==> flow/design.v <==
`timescale 1ns / 1ps
module cla_slice_part(g,p,a,b);
 input a, b;
 output g;  
 output p;  
 assign g = a & b;
 assign p = a ^ b;
endmodule
module CarryPropagateGenerateUnit( g,p,a,b);
	input  [15:0] a,b;
	output [15:0] g,p;
	cla_slice_part s0(g[0],p[0],a[0],b[0]);
	cla_slice_part s1(g[1],p[1],a[1],b[1]);
	cla_slice_part s2(g[2],p[2],a[2],b[2]);
	cla_slice_part s3(g[3],p[3],a[3],b[3]);
	cla_slice_part s4(g[4],p[4],a[4],b[4]);
	cla_slice_part s5(g[5],p[5],a[5],b[5]);
	cla_slice_part s6(g[6],p[6],a[6],b[6]);
	cla_slice_part s7(g[7],p[7],a[7],b[7]);
	cla_slice_part s8(g[8],p[8],a[8],b[8]);
	cla_slice_part s9(g[9],p[9],a[9],b[9]);
	cla_slice_part s10(g[10],p[10],a[10],b[10]);
	cla_slice_part s11(g[11],p[11],a[11],b[11]);
	cla_slice_part s12(g[12],p[12],a[12],b[12]);
	cla_slice_part s13(g[13],p[13],a[13],b[13]);
	cla_slice_part s14(g[14],p[14],a[14],b[14]);
	cla_slice_part s15(g[15],p[15],a[15],b[15]);
endmodule
module SixteenBitSummationUnit(sum,p,carry,cin);
  input [14:0] carry;
  input cin;
  input [15:0] p;
  output [15:0] sum;
  assign sum[0] = p[0] ^ cin;
  assign sum[1] = p[1] ^ carry[0];
  assign sum[2] = p[2] ^ carry[1];
  assign sum[3] = p[3] ^ carry[2];
  assign sum[4] = p[4] ^ carry[3];
  assign sum[5] = p[5] ^ carry[4];
  assign sum[6] = p[6] ^ carry[5];
  assign sum[7] = p[7] ^ carry[6];
  assign sum[8] = p[8] ^ carry[7];
  assign sum[9] = p[9] ^ carry[8];
  assign sum[10] = p[10] ^ carry[9];
  assign sum[11] = p[11] ^ carry[10];
  assign sum[12] = p[12] ^ carry[11];
  assign sum[13] = p[13] ^ carry[12];
  assign sum[14] = p[14] ^ carry[13];
  assign sum[15] = p[15] ^ carry[14];
endmodule
module four_bit_block_cla(P,G,carry,p,g,cin);
	input [3:0] p,g;
	input cin;
	output [2:0] carry;
	output P,G;
	assign	carry[0] = 	g[0] |
											cin & p[0];
	assign	carry[1] =  g[1] |
											g[0] & p[1] |
											cin  &  p[0] & p[1];
	assign	carry[2] =  g[2] |
											g[1] & p[2] |
											g[0] & p [1] & p[2] |
											cin  & p[0] & p[1] & p[2];
	assign	P = p[0] & p[1] & p[2] & p[3];
	assign	G = g[3] | 
							g[2] & p[3] |
							g[1] & p[2] & p[3] |
							g[0] & p[1] & p[2] & p[3];
endmodule
module cla_16_two_level(sum,cout,a,b,cin);
	input [15:0] a, b;
	input cin;
	output [15:0] sum;
	output  cout;
	wire [15:0]   g, p,carry;  
	wire [3:0]  G,P;
	assign carry[3]  = G[0] | cin & P[0];
	assign carry[7]  = G[1] | G[0] & P[1] | cin & P[0] & P[1]; 
	assign carry[11] = G[2] |
										 G[1] & P[2] |
										 G[0] & P[1] & P[2] | 
										 cin  & P[0] & P[1] & P[2];
	assign cout = G[3] |
								G[2] & P[3] |
								G[1] & P[2] & P[3] |
								G[0] & P[1] & P[2] & P[3] |
								cin   & P[0] & P[1] & P[2] & P[3];
	CarryPropagateGenerateUnit   CPGU( g,p,a,b);
	four_bit_block_cla FBBC0(P[0],G[0],carry[2:0],p[3:0],g[3:0],cin);     
	four_bit_block_cla FBBC1(P[1],G[1],carry[6:4],p[7:4],g[7:4],carry[3]);   
	four_bit_block_cla FBBC2(P[2],G[2],carry[10:8],p[11:8],g[11:8],carry[7]);
	four_bit_block_cla FBBC3(P[3],G[3],carry[14:12],p[15:12],g[15:12],carry[11]); 
	SixteenBitSummationUnit TTBSU(sum,p,carry[14:0],cin);
endmodule
`timescale 1ns / 1ps
module xnew2(
	output reg [15:0] x,
	input [15:0] x0,
	input [15:0] y,
	input cin,
	input reset,
	input stop,
	input clk
	);
	wire [15:0] sum,a,b;
	wire cout;	 
	cla_16_two_level alu(sum,cout,a,b,cin);
	assign a=x;
	assign b=cin?(~y):y;
	always @(posedge clk)
	begin
		if(reset)
		begin
			x<=x0;
		end
		else
		begin
			if(!stop)
			begin
				x<=sum;
			end
			else
			begin
				x<=x;
			end
		end
	end
endmodule
`timescale 1ns / 1ps
module ynew2(
	output reg [15:0] y,
	input [15:0] y0,
	input [15:0] x,
	input cin,
	input reset,
	input stop,
	input clk
	);
	wire [15:0] sum,a,b;
	wire cout;	 
	cla_16_two_level alu(sum,cout,a,b,cin);
	assign a=y;
	assign b=cin?(~x):x;
	always @(posedge clk)
	begin
		if(reset)
		begin
			y<=y0;
		end
		else
		begin
			if(!stop)
			begin
				y<=sum;
			end
			else
			begin
				y<=y;
			end
		end	
	end
endmodule
`timescale 1ns / 1ps
module znew2(
	output reg [15:0] z,
	output zsign,
	input [15:0] z0,
	input [15:0] zrom,
	input cin,
	input reset,
	input stop,
	input clk
	);
	wire [15:0] sum,a,b;
	wire cout;	 
	cla_16_two_level alu(sum,cout,a,b,cin);
	assign a=z;
	assign b=cin?(~zrom):zrom;
	always @(posedge clk)
	begin
		if(reset)
		begin
			z<=z0;
		end
		else
		begin
			if(!stop)
				z<=sum;
			else
				z<=z;
		end	
	end
	assign zsign=z[15];
endmodule
`timescale 1ns / 1ps
module datapathnew2(
	output [15:0] x,
	output [15:0] y,
	input [15:0] z0,
	input [3:0] i,
	input reset,
	input stop,
	input clk
	); 
	parameter xinit=16'b0010_0110_1101_1101;	 
	parameter yinit=16'b0;
	reg [15:0] zrom_q;
	wire [15:0] xval,yval,zval;
	wire [15:0] x0,y0;
	wire [15:0] z;
	wire zsign;
	always @(*)
	begin
		case(i)
			4'd0: zrom_q=16'b0011_0010_0100_0011;
			4'd1: zrom_q=16'b0001_1101_1010_1100;
			4'd2: zrom_q=16'b0000_1111_1010_1101;
			4'd3: zrom_q=16'b0000_0111_1111_0101;
			4'd4: zrom_q=16'b0000_0011_1111_1110;
			4'd5: zrom_q=16'b0000_0001_1111_1111;
			4'd6: zrom_q=16'b0000_0000_1111_1111;
			4'd7: zrom_q=16'b0000_0000_0111_1111;
			4'd8: zrom_q=16'b0000_0000_0011_1111;
			4'd9: zrom_q=16'b0000_0000_0001_1111;
			4'd10: zrom_q=16'b0000_0000_0000_1111;
			4'd11: zrom_q=16'b0000_0000_0000_0111;
			4'd12: zrom_q=16'b0000_0000_0000_0011;
			4'd13: zrom_q=16'b0000_0000_0000_0001;
			4'd14: zrom_q=16'b0;
			4'd15: zrom_q=16'b0;
			default: zrom_q=16'b0;
		endcase
	end
	xnew2 xmod(x,x0,yval,xcin,reset,stop,clk);
	ynew2 ymod(y,y0,xval,ycin,reset,stop,clk);
	znew2 zmod(z,zsign,z0,zval,zcin,reset,stop,clk);
	assign x0=xinit;
	assign y0=yinit;
	assign xval=$signed(x)>>>i;
	assign yval=$signed(y)>>>i;
	assign zval=zrom_q;
	assign xcin=zsign?1'b0:1'b1;
	assign ycin=zsign?1'b1:1'b0;
	assign zcin=zsign?1'b0:1'b1;
endmodule
`timescale 1ns / 1ps
module cordic_sincos(
	input clk,
	input rst,
	input start,
	input [15:0] z0,
	output ready,
	output reg done,
	output [15:0] x,
	output [15:0] y
	);
	reg busy;
	reg [3:0] cnt;
	wire load;
	assign ready = ~busy;
	assign load = rst | (start & ~busy);
	always @(posedge clk)
	begin
		if(rst)
		begin
			busy <= 1'b0;
			cnt <= 4'd0;
			done <= 1'b0;
		end
		else
		begin
			done <= 1'b0;
			if(!busy)
			begin
				cnt <= 4'd0;
				if(start)
					busy <= 1'b1;
			end
			else
			begin
				cnt <= cnt + 4'd1;
				if(cnt == 4'd15)
				begin
					busy <= 1'b0;
					done <= 1'b1;
				end
			end
		end
	end
	datapathnew2 dp(x,y,z0,cnt,load,~busy,clk);
endmodule
Settings: LEC_CHECK=0, ABC_AREA=0, CAP_MARGIN=35, CELL_PAD_IN_SITES_GLOBAL_PLACEMENT=0, CORE_ASPECT_RATIO=0.5, CORE_MARGIN=2, CORE_UTILIZATION=46, CTS_CLUSTER_DIAMETER=345, CTS_CLUSTER_SIZE=100, GPL_TIMING_DRIVEN=1, MIN_ROUTING_LAYER=met1, PLACE_DENSITY_LB_ADDON=0.19, SETUP_SLACK_MARGIN=1.29, SLEW_MARGIN=20, TNS_END_PERCENT=40; clock period 4.9 ns.
run.sh (not shown) runs the stock make flow with config.mk's settings and CLKGATE_MAP_FILE=.
Next try:
Settings changed: ABC_AREA 0 to 1, GPL_ROUTABILITY_DRIVEN set to 0, SETUP_SLACK_MARGIN 1.29 to not set.
Power decreases by 20%.
Synthesized cell count increases by 29%.
Wire length increases by 2.3%.
Critical path depth increases by 10.

========
Starts from the design.v that is shown in full above.
Settings: LEC_CHECK=0, CAP_MARGIN=20, CELL_PAD_IN_SITES_GLOBAL_PLACEMENT=2, CORE_MARGIN=2, CORE_UTILIZATION=16, CTS_CLUSTER_SIZE=20, GPL_ROUTABILITY_DRIVEN=1, MAX_ROUTING_LAYER=met5, MIN_ROUTING_LAYER=met1, PLACE_DENSITY_LB_ADDON=0.16, SLEW_MARGIN=20, TNS_END_PERCENT=20; clock period 7.06 ns.
The starting point finished with timing, DRC and antenna clean.
Change:
- ABC_AREA: unset -> 1
- CELL_PAD_IN_SITES_GLOBAL_PLACEMENT: 2 -> unset
- CORE_UTILIZATION: 16 -> 66
- CTS_CLUSTER_SIZE: 20 -> unset
- GPL_ROUTABILITY_DRIVEN: 1 -> unset
- MAX_ROUTING_LAYER: met5 -> unset
- MIN_ROUTING_LAYER: met1 -> unset
- PLACE_DENSITY_LB_ADDON: 0.16 -> unset
- TNS_END_PERCENT: 20 -> unset
- clock period: 7.06 -> 5.11 ns (I/O delays scaled with it)
Result: Global-route usage grows by 21 points. Via count came out higher by 19%. Sequential share of layout area is higher by 1.5 points. Synthesized cell count grows by 29%. Core utilization increases by 53 points. Wire length falls by 21%. Worst hold slack gains 0.014 ns. Die area goes down by 74%. Critical path depth goes up by 11.
Change:
- CORE_UTILIZATION: 66 -> 72
- CTS_CLUSTER_DIAMETER: unset -> 388
- CTS_CLUSTER_SIZE: unset -> 89
- clock period: 5.11 -> 2.36 ns (I/O delays scaled with it)
The changed run died in clock tree synthesis (4_1_cts); die size falls by 8.0%; area after synthesis is unchanged; synthesized cell count stays the same.
Change:
- ABC_AREA: 1 -> unset
- CORE_UTILIZATION: 72 -> 40
- CTS_CLUSTER_DIAMETER: 388 -> unset
- CTS_CLUSTER_SIZE: 89 -> unset
- clock period: 2.36 -> 5.0 ns (I/O delays scaled with it)
Result:
- The new run finished clean
- die size came out higher by well over a third
- area after synthesis goes down by a few percent
- synthesized cell count went down by about a fifth

========
// cordic_sincos: RTL as listed in full above, without the edits since
make LEC_CHECK=0 ABC_AREA=0 CAP_MARGIN=20 CELL_PAD_IN_SITES_DETAIL_PLACEMENT=2 CELL_PAD_IN_SITES_GLOBAL_PLACEMENT=0 CORE_ASPECT_RATIO=1.51 CORE_MARGIN=2 CORE_UTILIZATION=16 CTS_CLUSTER_DIAMETER=293 CTS_CLUSTER_SIZE=17 GPL_ROUTABILITY_DRIVEN=0 GPL_TIMING_DRIVEN=0 MAX_ROUTING_LAYER=met4 MIN_ROUTING_LAYER=met2 PLACE_DENSITY_LB_ADDON=0.19 SETUP_SLACK_MARGIN=1.0 SLEW_MARGIN=10 TNS_END_PERCENT=95 finish   # period 3.63 ns
The starting point finished with negative setup slack left.
==> next run, changes <==
- ABC_AREA: 0 -> default
- CELL_PAD_IN_SITES_DETAIL_PLACEMENT: 2 -> default
- CELL_PAD_IN_SITES_GLOBAL_PLACEMENT: 0 -> default
- CORE_ASPECT_RATIO: 1.51 -> default
- CORE_UTILIZATION: 16 -> 11
- CTS_CLUSTER_DIAMETER: 293 -> default
- CTS_CLUSTER_SIZE: 17 -> default
- GPL_ROUTABILITY_DRIVEN: 0 -> default
- GPL_TIMING_DRIVEN: 0 -> default
- MAX_ROUTING_LAYER: met4 -> default
- MIN_ROUTING_LAYER: met2 -> default
- PLACE_DENSITY_LB_ADDON: 0.19 -> default
- SETUP_SLACK_MARGIN: 1.0 -> default
- SLEW_MARGIN: 10 -> 20
- TNS_END_PERCENT: 95 -> default
- clock period: 3.63 -> 7.7 ns (I/O delays scaled with it)
The new run finished clean. Synthesized cell count is unchanged. Non-clock buffer count went down by 132. Via count went down by 37%. Design area went down by 16%.
==> next run, changes <==
- CAP_MARGIN: 20 -> 35
- CORE_UTILIZATION: 11 -> 40
- GPL_TIMING_DRIVEN: default -> 0
- clock period: 7.7 -> 5.0 ns (I/O delays scaled with it)
After rerunning: The changed run completed without violations. Cell area fell by 3.0%. Count of clock-buffer cells in the layout does not change. First-iteration DRC count fell by 11%. Total power rose by 62%.
==> next run, changes <==
- ABC_AREA: default -> 0
- CAP_MARGIN: 35 -> 20
- CORE_ASPECT_RATIO: default -> 0.5
- CORE_UTILIZATION: 40 -> 67
- CTS_CLUSTER_DIAMETER: default -> 209
- CTS_CLUSTER_SIZE: default -> 99
- GPL_TIMING_DRIVEN: 0 -> default
- TNS_END_PERCENT: default -> 15
Result:
- clock power increases by about 0.9%
- final area decreases by 5.9%
- worst hold slack got worse by 0.010 ns
- routed wire length decreases by 18%
- register-to-register slack improved by 0.04 ns
- sequential share of layout area increases by 1.3 points

========
Setup of run A:
RTL: the design.v shown in full above, as it stands there.
make LEC_CHECK=0 ABC_AREA=1 CAP_MARGIN=0 CORE_MARGIN=2 CORE_UTILIZATION=72 CTS_CLUSTER_DIAMETER=197 PLACE_DENSITY_LB_ADDON=0.25 SETUP_SLACK_MARGIN=-0.26 SLEW_MARGIN=20 finish   # period 2.99 ns
Run A failed in global routing with DPL-0038.
Here is what was changed in the inputs of run B compared with run A.
Settings: PLACE_DENSITY_LB_ADDON: 0.25 -> unset; SETUP_SLACK_MARGIN: -0.26 -> unset; CTS_CLUSTER_SIZE: unset -> 97; CAP_MARGIN: 0 -> 20; CTS_CLUSTER_DIAMETER: 197 -> unset; ABC_AREA: 1 -> unset; the clock period (ns, I/O delays scaled along): 2.99 -> 4.97.
Notes after the runs:
Both conditions hold for run B: the flow ran to the end and the final layout passed the timing, design-rule and antenna checks. Higher fraction of synthesized area in multiplexers goes to run B over run A. Looking at cell count after synthesis, run B sits 203 below run A. Average cell area after synthesis (run B / run A): 1.3. In terms of TritonCTS buffer count, run B and run A differ only marginally. Relative to run A, initial standard-cell utilization of the core decreased by 1.2 points in run B. Area of the mapped netlist, run B vs run A: down by a few percent. Between run A and run B, total die area decreased. In run B, xor-xnor portion of the synthesized cell area is higher than in run A. Of run B and run A, the lower post-placement cell count belongs to run B. Run B vs. run A: post-synth area from yosys stat went down by 3.0%.
For run C, these inputs were changed with respect to run B:
Settings: setting PLACE_DENSITY to 0.39 for the first time; setting ABC_AREA to 1 for the first time; setting CTS_CLUSTER_DIAMETER to 216 for the first time; changing the clock period (ns, I/O delays scaled along) from 4.97 to 3.65.
[summary]
The number of instances in the synthesized netlist in run B is 0.77 times that in run C.
Of run C and run B, the higher count of clock-buffer cells in the layout belongs to run B.
The run showing the smaller combinational share of cell area is run C.
Area of the synthesized netlist per yosys stat: run C vs run B up 200 um^2
Going from run B to run C, total wire length after detailed routing grew by more than 10%.

========
Setup of garnet:
RTL: the design.v shown in full above, as it stands there.
==> flow/config.mk <==
export PLATFORM = sky130hd
export DESIGN_NAME = cordic_sincos
export DESIGN_NICKNAME = cordic_sincos
export VERILOG_FILES = /design/flow/design.v
export SDC_FILE = /design/flow/constraint.sdc
export NUM_CORES = 4
export LEC_CHECK = 0
export ABC_AREA = 1
export CAP_MARGIN = 30
export CELL_PAD_IN_SITES_GLOBAL_PLACEMENT = 0
export CORE_ASPECT_RATIO = 0.84
export CORE_MARGIN = 2
export CORE_UTILIZATION = 16
export CTS_CLUSTER_DIAMETER = 217
export CTS_CLUSTER_SIZE = 74
export GPL_TIMING_DRIVEN = 1
export MAX_ROUTING_LAYER = met4
export MIN_ROUTING_LAYER = met1
export PLACE_DENSITY_LB_ADDON = 0.19
export SETUP_SLACK_MARGIN = 0.45
export SLEW_MARGIN = 0
export TNS_END_PERCENT = 95
==> flow/constraint.sdc <==
create_clock -name core_clock -period 3.16 [get_ports {clk}]
set_input_delay 0.6320 -clock core_clock [delete_from_list [all_inputs] [get_ports {clk}]]
set_output_delay 0.6320 -clock core_clock [all_outputs]
set_load 0.01 [all_outputs]
garnet had finished all stages when the layout checks came back failing, citing setup timing.
Edits applied to the flow inputs when going from garnet to nickel:
==> flow/config.mk <==
export PLATFORM = sky130hd
export DESIGN_NAME = cordic_sincos
export DESIGN_NICKNAME = cordic_sincos
export VERILOG_FILES = /design/flow/design.v
export SDC_FILE = /design/flow/constraint.sdc
export NUM_CORES = 4
export LEC_CHECK = 0
export ABC_AREA = 0
export CAP_MARGIN = 35
export CELL_PAD_IN_SITES_GLOBAL_PLACEMENT = 0
export CORE_ASPECT_RATIO = 0.92
export CORE_MARGIN = 2
export CORE_UTILIZATION = 16
export CTS_CLUSTER_DIAMETER = 28
export GPL_TIMING_DRIVEN = 1
export MIN_ROUTING_LAYER = met2
export PLACE_DENSITY_LB_ADDON = 0.19
export SETUP_SLACK_MARGIN = 0.45
export SLEW_MARGIN = 20
export TNS_END_PERCENT = 95
==> flow/constraint.sdc <==
create_clock -name core_clock -period 4.9 [get_ports {clk}]
set_input_delay 0.9800 -clock core_clock [delete_from_list [all_inputs] [get_ports {clk}]]
set_output_delay 0.9800 -clock core_clock [all_outputs]
set_load 0.01 [all_outputs]
Notes after the runs:
Of the runs garnet and nickel, none of them finished clean. garnet finished every stage; the final checks, however, were not passed, the failures being setup timing. [diff] number of DRC markers in iteration 0, nickel relative to garnet: regression. Re met1 usage: garnet and nickel aren't equal, and the higher value belongs to garnet. From garnet to nickel the numbers moved as follows: part of the cycle the worst path needs moved down; internal power consumption fell by 0.0016 W.
Input-level comparison between lagoon and nickel:
==> flow/config.mk <==
export PLATFORM = sky130hd
export DESIGN_NAME = cordic_sincos
export DESIGN_NICKNAME = cordic_sincos
export VERILOG_FILES = /design/flow/design.v
export SDC_FILE = /design/flow/constraint.sdc
export NUM_CORES = 4
export LEC_CHECK = 0
export ABC_AREA = 1
export CAP_MARGIN = 35
export CELL_PAD_IN_SITES_GLOBAL_PLACEMENT = 0
export CORE_ASPECT_RATIO = 0.5
export CORE_MARGIN = 2
export CORE_UTILIZATION = 46
export CTS_CLUSTER_DIAMETER = 199
export CTS_CLUSTER_SIZE = 100
export GPL_ROUTABILITY_DRIVEN = 0
export GPL_TIMING_DRIVEN = 1
export MIN_ROUTING_LAYER = met1
export PLACE_DENSITY = 0.5
export SLEW_MARGIN = 20
export TNS_END_PERCENT = 10
==> comparison <==
Sort lagoon and nickel by synthesis-to-layout area growth asc -> top: lagoon
Of lagoon and nickel, it is lagoon that has the lower well-tap cell count.
Summary of lagoon over nickel: final clock period utilization by the worst path saw a decrease; post-synthesis average cell area saw a decrease.
On instance count along the most critical hold path, lagoon and nickel are neck and neck.
When the final numbers for lagoon and nickel were put side by side, the final period demand of the worst path turned out to be greater in nickel.
In the metrics for lagoon and nickel, the one carrying the higher worst hold slack is nickel.
Between lagoon and nickel, placed standard-cell area is higher for nickel, lagoon comes in under that.
Core utilization at floorplan | lagoon above nickel
Of the two values seen for critical-path cell with the highest stage delay, mux4_2 was produced by nickel and ha_1 by lagoon.
lagoon: full flow OK, the timing, design-rule and antenna checks passed
From the logs: nickel reached the end of the flow and failed the layout checks with DRC.
nickel → lagoon: final cell area excluding filler cells fell about 7%; sequential share of layout area rose 1.4 points.
Input changes introduced in onyx (baseline for comparison: lagoon):
diff --git a/flow/config.mk b/flow/config.mk
--- a/flow/config.mk
+++ b/flow/config.mk
@@ -10,12 +10,11 @@
 export CELL_PAD_IN_SITES_GLOBAL_PLACEMENT = 0
-export CORE_ASPECT_RATIO = 0.5
+export CORE_ASPECT_RATIO = 0.92
 export CORE_MARGIN = 2
 export CORE_UTILIZATION = 46
-export CTS_CLUSTER_DIAMETER = 199
+export CTS_CLUSTER_DIAMETER = 345
 export CTS_CLUSTER_SIZE = 100
-export GPL_ROUTABILITY_DRIVEN = 0
 export GPL_TIMING_DRIVEN = 1
 export MIN_ROUTING_LAYER = met1
-export PLACE_DENSITY = 0.5
+export PLACE_DENSITY_LB_ADDON = 0.19
 export SLEW_MARGIN = 20
-export TNS_END_PERCENT = 10
+export TNS_END_PERCENT = 40
[summary]
For onyx and lagoon, there was not a single run that failed to finish clean. Number of tap instances, onyx and lagoon, higher one = lagoon. Netlist area before placement: onyx vs lagoon identical. Looking at area added between synthesis and finish across onyx and lagoon, the one that comes out lower is onyx. onyx: routed wire length about 5.4% below lagoon.
--- input diff onyx..pepper ---
diff --git a/flow/config.mk b/flow/config.mk
--- a/flow/config.mk
+++ b/flow/config.mk
@@ -8,3 +8,4 @@
 export ABC_AREA = 1
-export CAP_MARGIN = 35
+export CAP_MARGIN = 15
+export CELL_PAD_IN_SITES_DETAIL_PLACEMENT = 1
 export CELL_PAD_IN_SITES_GLOBAL_PLACEMENT = 0
@@ -12,6 +13,6 @@
 export CORE_MARGIN = 2
-export CORE_UTILIZATION = 46
-export CTS_CLUSTER_DIAMETER = 345
-export CTS_CLUSTER_SIZE = 100
+export CORE_UTILIZATION = 16
+export CTS_CLUSTER_DIAMETER = 28
 export GPL_TIMING_DRIVEN = 1
+export MAX_ROUTING_LAYER = met4
 export MIN_ROUTING_LAYER = met1
@@ -19,2 +20,2 @@
 export SLEW_MARGIN = 20
-export TNS_END_PERCENT = 40
+export TNS_END_PERCENT = 95
==> flow/constraint.sdc <==
create_clock -name core_clock -period 3.63 [get_ports {clk}]
set_input_delay 0.7260 -clock core_clock [delete_from_list [all_inputs] [get_ports {clk}]]
set_output_delay 0.7260 -clock core_clock [all_outputs]
set_load 0.01 [all_outputs]
Sort onyx and pepper by first-pass GRT wire length asc -> top: onyx. From onyx to pepper the numbers moved as follows: routed wire length shows an increase of 6.1 mm, number of vias per cell shows a reduction of 24%, final standard cell area without fillers shows an increase of 13%, global routing usage on met3 shows a reduction of 3.1 points, worst path required time shows a reduction of 1.23 ns. Diff onyx and pepper: reported net switching power lower in onyx.
Power and IR drop assume default switching activity.
